main:
// DE2_115_Project_Top
module DE2_115_Project_Top (
    input  wire        CLOCK_50,
    input  wire        RST,       
    input  wire [3:0]  KEY,       
    input  wire [17:0] SW,        
    output wire [7:0]  LCD_DATA,
    output wire        LCD_RS,
    output wire        LCD_RW,
    output wire        LCD_EN,
    output wire        LCD_ON,   
    output wire        LCD_BLON
);
Size in the first run: roughly 37 I/O pins, roughly 36000 um^2 of cells after synthesis.
==> flow/config.mk <==
export PLATFORM = sky130hd
export DESIGN_NAME = DE2_115_Project_Top
export DESIGN_NICKNAME = DE2_115_Project_Top
export VERILOG_FILES = /design/flow/design.v
export SDC_FILE = /design/flow/constraint.sdc
export NUM_CORES = 4
export LEC_CHECK = 0
export ABC_AREA = 1
export CAP_MARGIN = 0
export CORE_ASPECT_RATIO = 0.91
export CORE_MARGIN = 2
export CORE_UTILIZATION = 72
export CTS_CLUSTER_DIAMETER = 94
export PLACE_DENSITY = 0.41
export SLEW_MARGIN = 20
==> flow/constraint.sdc <==
create_clock -name core_clock -period 6.71 [get_ports {CLOCK_50}]
set_input_delay 1.3420 -clock core_clock [delete_from_list [all_inputs] [get_ports {CLOCK_50}]]
set_output_delay 1.3420 -clock core_clock [all_outputs]
set_load 0.01 [all_outputs]
run.sh (not shown) runs the stock make flow with config.mk's settings and CLKGATE_MAP_FILE=.
Complete run, failing final checks: main, reason setup timing.
Changes in the feature branch relative to main:
--- a/flow/config.mk
+++ b/flow/config.mk
@@ -7,9 +7,9 @@
 export LEC_CHECK = 0
 export ABC_AREA = 1
-export CAP_MARGIN = 0
-export CORE_ASPECT_RATIO = 0.91
+export CAP_MARGIN = 20
+export CELL_PAD_IN_SITES_GLOBAL_PLACEMENT = 2
 export CORE_MARGIN = 2
-export CORE_UTILIZATION = 72
-export CTS_CLUSTER_DIAMETER = 94
-export PLACE_DENSITY = 0.41
-export SLEW_MARGIN = 20
+export CORE_UTILIZATION = 40
+export CTS_CLUSTER_SIZE = 51
+export SLEW_MARGIN = 15
+export TNS_END_PERCENT = 40
==> flow/constraint.sdc <==
create_clock -name core_clock -period 20.0 [get_ports {CLOCK_50}]
set_input_delay 4.0000 -clock core_clock [delete_from_list [all_inputs] [get_ports {CLOCK_50}]]
set_output_delay 4.0000 -clock core_clock [all_outputs]
set_load 0.01 [all_outputs]
Having completed the whole flow, the feature branch delivered a layout that passed the timing, DRC and antenna checks.
Every stage of main finished as expected; the final checks, on the other hand, flagged setup timing, which means the layout fails.
Required time reported for the critical path endpoint ends up lower on main.
Setup slack (the feature branch over main): increase, 11.02 ns
Diff main -> the feature branch | global placement routability congestion | down by more than 10%
From main to the feature branch the numbers moved as follows: post-CTS setup repair buffer count fell 41.
Signed area change from the synthesized netlist to the final layout ends up higher on main.

* * *

Starting RTL as in the previous note.
Design DE2_115_Project_Top, start of the top module:
module DE2_115_Project_Top (
    input  wire        CLOCK_50,
    input  wire        RST,       
    input  wire [3:0]  KEY,       
    input  wire [17:0] SW,        
    output wire [7:0]  LCD_DATA,
    output wire        LCD_RS,
    output wire        LCD_RW,
    output wire        LCD_EN,
    output wire        LCD_ON,   
    output wire        LCD_BLON
);
    assign LCD_ON   = 1'b1;
    assign LCD_BLON = 1'b1;
    wire        cpu_lcd_start;
    wire [2:0]  cpu_lcd_opcode;
    wire [3:0]  cpu_lcd_reg_idx;
    wire [15:0] cpu_lcd_value;
    wire        lcd_is_busy;
    wire system_reset;          
    wire is_splash_screen;  
    wire is_shutdown_screen;  
    wire button_power = !KEY[0];
    wire button_send  = !KEY[1];
    module_mini_cpu cpu (
        .clk(CLOCK_50),
        .rst(RST),
        .button_power(button_power),
        .button_send(button_send),
        .switches(SW),
        .system_reset_out(system_reset),
        .show_splash_req(is_splash_screen),
        .force_blank_req(is_shutdown_screen),
        .lcd_start(cpu_lcd_start),
        .lcd_opcode(cpu_lcd_opcode),
        .lcd_reg_index(cpu_lcd_reg_idx),
        .lcd_value(cpu_lcd_value),
        .lcd_busy(lcd_is_busy)
    );
    lcd_controller display_ctrl (
        .clk(CLOCK_50),
        .rst(system_reset),         
        .start_update(cpu_lcd_start),
        .mode_splash(is_splash_screen),
        .mode_blank(is_shutdown_screen),
        .instruction_opcode(cpu_lcd_opcode),
        .register_index(cpu_lcd_reg_idx),
  ...
==> flow/config.mk <==
export PLATFORM = sky130hd
export DESIGN_NAME = DE2_115_Project_Top
export DESIGN_NICKNAME = DE2_115_Project_Top
export VERILOG_FILES = /design/flow/design.v
export SDC_FILE = /design/flow/constraint.sdc
export NUM_CORES = 4
export LEC_CHECK = 0
export CAP_MARGIN = 20
export CORE_MARGIN = 2
export CORE_UTILIZATION = 72
export CTS_CLUSTER_DIAMETER = 94
export SLEW_MARGIN = 20
==> flow/constraint.sdc <==
create_clock -name core_clock -period 7.05 [get_ports {CLOCK_50}]
set_input_delay 1.4100 -clock core_clock [delete_from_list [all_inputs] [get_ports {CLOCK_50}]]
set_output_delay 1.4100 -clock core_clock [all_outputs]
set_load 0.01 [all_outputs]
The baseline completed and failed the layout checks on negative setup slack.
Next try:
Settings changed: CORE_UTILIZATION 72 to 70, CTS_CLUSTER_DIAMETER 94 to not set, SETUP_SLACK_MARGIN set to -0.8.
Clock period 7.05 ns to 8.44 ns, I/O delays scaled along.
Outcome: The new run reached the layout checks and failed them: negative setup slack; wire length went down by roughly a tenth; total power fell by about a fifth; synthesized area is unchanged.
Next try:
Settings changed: CORE_UTILIZATION 70 to 40, SETUP_SLACK_MARGIN -0.8 to not set.
Clock period 8.44 ns to 10.3 ns, I/O delays scaled along.
The new run passed the timing, DRC and antenna checks.
Total power fell by about a fifth.
Final cell count rose by roughly a tenth.
Non-clock buffer count fell by 45.
Area after synthesis is unchanged.
Worst hold slack gains 0.11 ns.
Sequential power fell by about a fifth.
Next try:
Settings changed: ABC_AREA set to 1, CORE_UTILIZATION 40 to 72, CTS_CLUSTER_DIAMETER set to 250, CTS_CLUSTER_SIZE set to 13, PLACE_DENSITY_LB_ADDON set to 0.06, SETUP_SLACK_MARGIN set to 1.85.
Clock period 10.3 ns to 6.82 ns, I/O delays scaled along.
Outcome: With this change the flow reached the layout checks and failed them: negative setup slack. First-iteration DRC count is higher by 140%. Combinational power rises by 100%. Worst setup slack got worse by 2.3 ns. Final cell count went up by 16%. Register-to-register slack degrades by 2.3 ns. Via count goes up by 32%. Wire length grows by 24%. Core utilization rises by 41 points. Critical path depth climbs by 25.
Next try:
Settings changed: CTS_CLUSTER_SIZE 13 to not set, SETUP_SLACK_MARGIN 1.85 to not set.
Outcome: The new run reached the layout checks and failed them: negative setup slack; power rises by a little under a tenth; fmax rises by about a fifth; non-clock buffer count falls by 112; die area is unchanged; hold slack gains 0.071 ns; count of clock-buffer cells in the layout rises by 10; routed wire length falls by about a fifth; synthesized area does not change; clock power rises by a quarter to a third; setup slack gains 1.3 ns.
Next try:
Settings changed: ABC_AREA 1 to not set, CORE_UTILIZATION 72 to 64, CTS_CLUSTER_DIAMETER 250 to not set, PLACE_DENSITY_LB_ADDON 0.06 to not set.
Clock period 6.82 ns to 8.25 ns, I/O delays scaled along.
Now the flow completed without violations.
Die area climbs by 14%.
Utilization shrinks by 9.8 points.
Area after synthesis rises by 1.3%.
Final area barely changes.
Non-clock buffer count came out lower by 34.
Total power goes down by 20%.
Via count shrinks by 13%.
Hold slack loses 0.088 ns.
Wire length came out lower by 4.1%.
Critical path depth is lower by 27.

* * *

DE2_115_Project_Top again, from the RTL that the note above started with.
Settings: LEC_CHECK=0, ABC_AREA=1, CAP_MARGIN=20, CORE_MARGIN=2, CORE_UTILIZATION=72, CTS_CLUSTER_DIAMETER=250, GPL_ROUTABILITY_DRIVEN=0, PLACE_DENSITY_LB_ADDON=0.06, SLEW_MARGIN=20; clock period 6.82 ns.
The starting point finished but failed the layout checks on setup timing.
Then changed:
==> flow/config.mk (replaced) <==
export PLATFORM = sky130hd
export DESIGN_NAME = DE2_115_Project_Top
export DESIGN_NICKNAME = DE2_115_Project_Top
export VERILOG_FILES = /design/flow/design.v
export SDC_FILE = /design/flow/constraint.sdc
export NUM_CORES = 4
export LEC_CHECK = 0
export CAP_MARGIN = 20
export CELL_PAD_IN_SITES_GLOBAL_PLACEMENT = 2
export CORE_MARGIN = 2
export CORE_UTILIZATION = 40
export SLEW_MARGIN = 15
==> flow/constraint.sdc (replaced) <==
create_clock -name core_clock -period 20.0 [get_ports {CLOCK_50}]
set_input_delay 4.0000 -clock core_clock [delete_from_list [all_inputs] [get_ports {CLOCK_50}]]
set_output_delay 4.0000 -clock core_clock [all_outputs]
set_load 0.01 [all_outputs]
Effect: Now the flow passed the timing, DRC and antenna checks; cell count shrinks by 13%; core utilization shrinks by 39 points; combinational power shrinks by 72%; non-clock buffer count shrinks by 145; routed wire length shrinks by 3.0%; area after synthesis grows by about 1.3%; global-route usage shrinks by 16 points; clock skew grows by 0.028 ns.

* * *

the baseline:
DE2_115_Project_Top again, from the RTL that the note above started with.
make LEC_CHECK=0 ABC_AREA=1 CAP_MARGIN=20 CELL_PAD_IN_SITES_GLOBAL_PLACEMENT=0 CORE_ASPECT_RATIO=0.92 CORE_MARGIN=2 CORE_UTILIZATION=72 CTS_CLUSTER_DIAMETER=66 GPL_ROUTABILITY_DRIVEN=1 PLACE_DENSITY_LB_ADDON=0.06 SETUP_SLACK_MARGIN=2.02 SLEW_MARGIN=40 finish   # period 6.99 ns
| the baseline | all stages done | FAIL | negative setup slack |
What the candidate does differently from the baseline at the input level:
- CTS_CLUSTER_DIAMETER: 66 -> 169
- SLEW_MARGIN: 40 -> 0
- CORE_ASPECT_RATIO: 0.92 -> 0.57
- ABC_AREA: 1 -> unset
- PLACE_DENSITY_LB_ADDON: 0.06 -> unset
- SETUP_SLACK_MARGIN: 2.02 -> 0.79
- CORE_UTILIZATION: 72 -> 68
- the clock period (ns, I/O delays scaled along): 6.99 -> 2.85
Notes after the runs:
Status(the candidate) = ERROR, stage = global routing
In the candidate, post-synthesis share of cell area spent on full adders, half adders and majority gates is higher than in the baseline.
For the share of cell area taken by muxes after synthesis, the candidate came in 11 points higher than the baseline did.
The cell resize tally after clock tree synthesis number comes out higher for the candidate vs the baseline.
In the metrics for the baseline and the candidate, the one carrying the lower chip area estimate from yosys synthesis is the baseline.
Count of distinct cell types in the synthesized netlist, the baseline and the candidate: smaller value in the baseline
Area after synthesis deteriorates in the candidate relative to the baseline.
When the final numbers for the baseline and the candidate were put side by side, the number of buffers added by the clock tree synthesis step turned out to be smaller in the candidate.
No activity file was given, so power comes from the tool's default toggle rates.
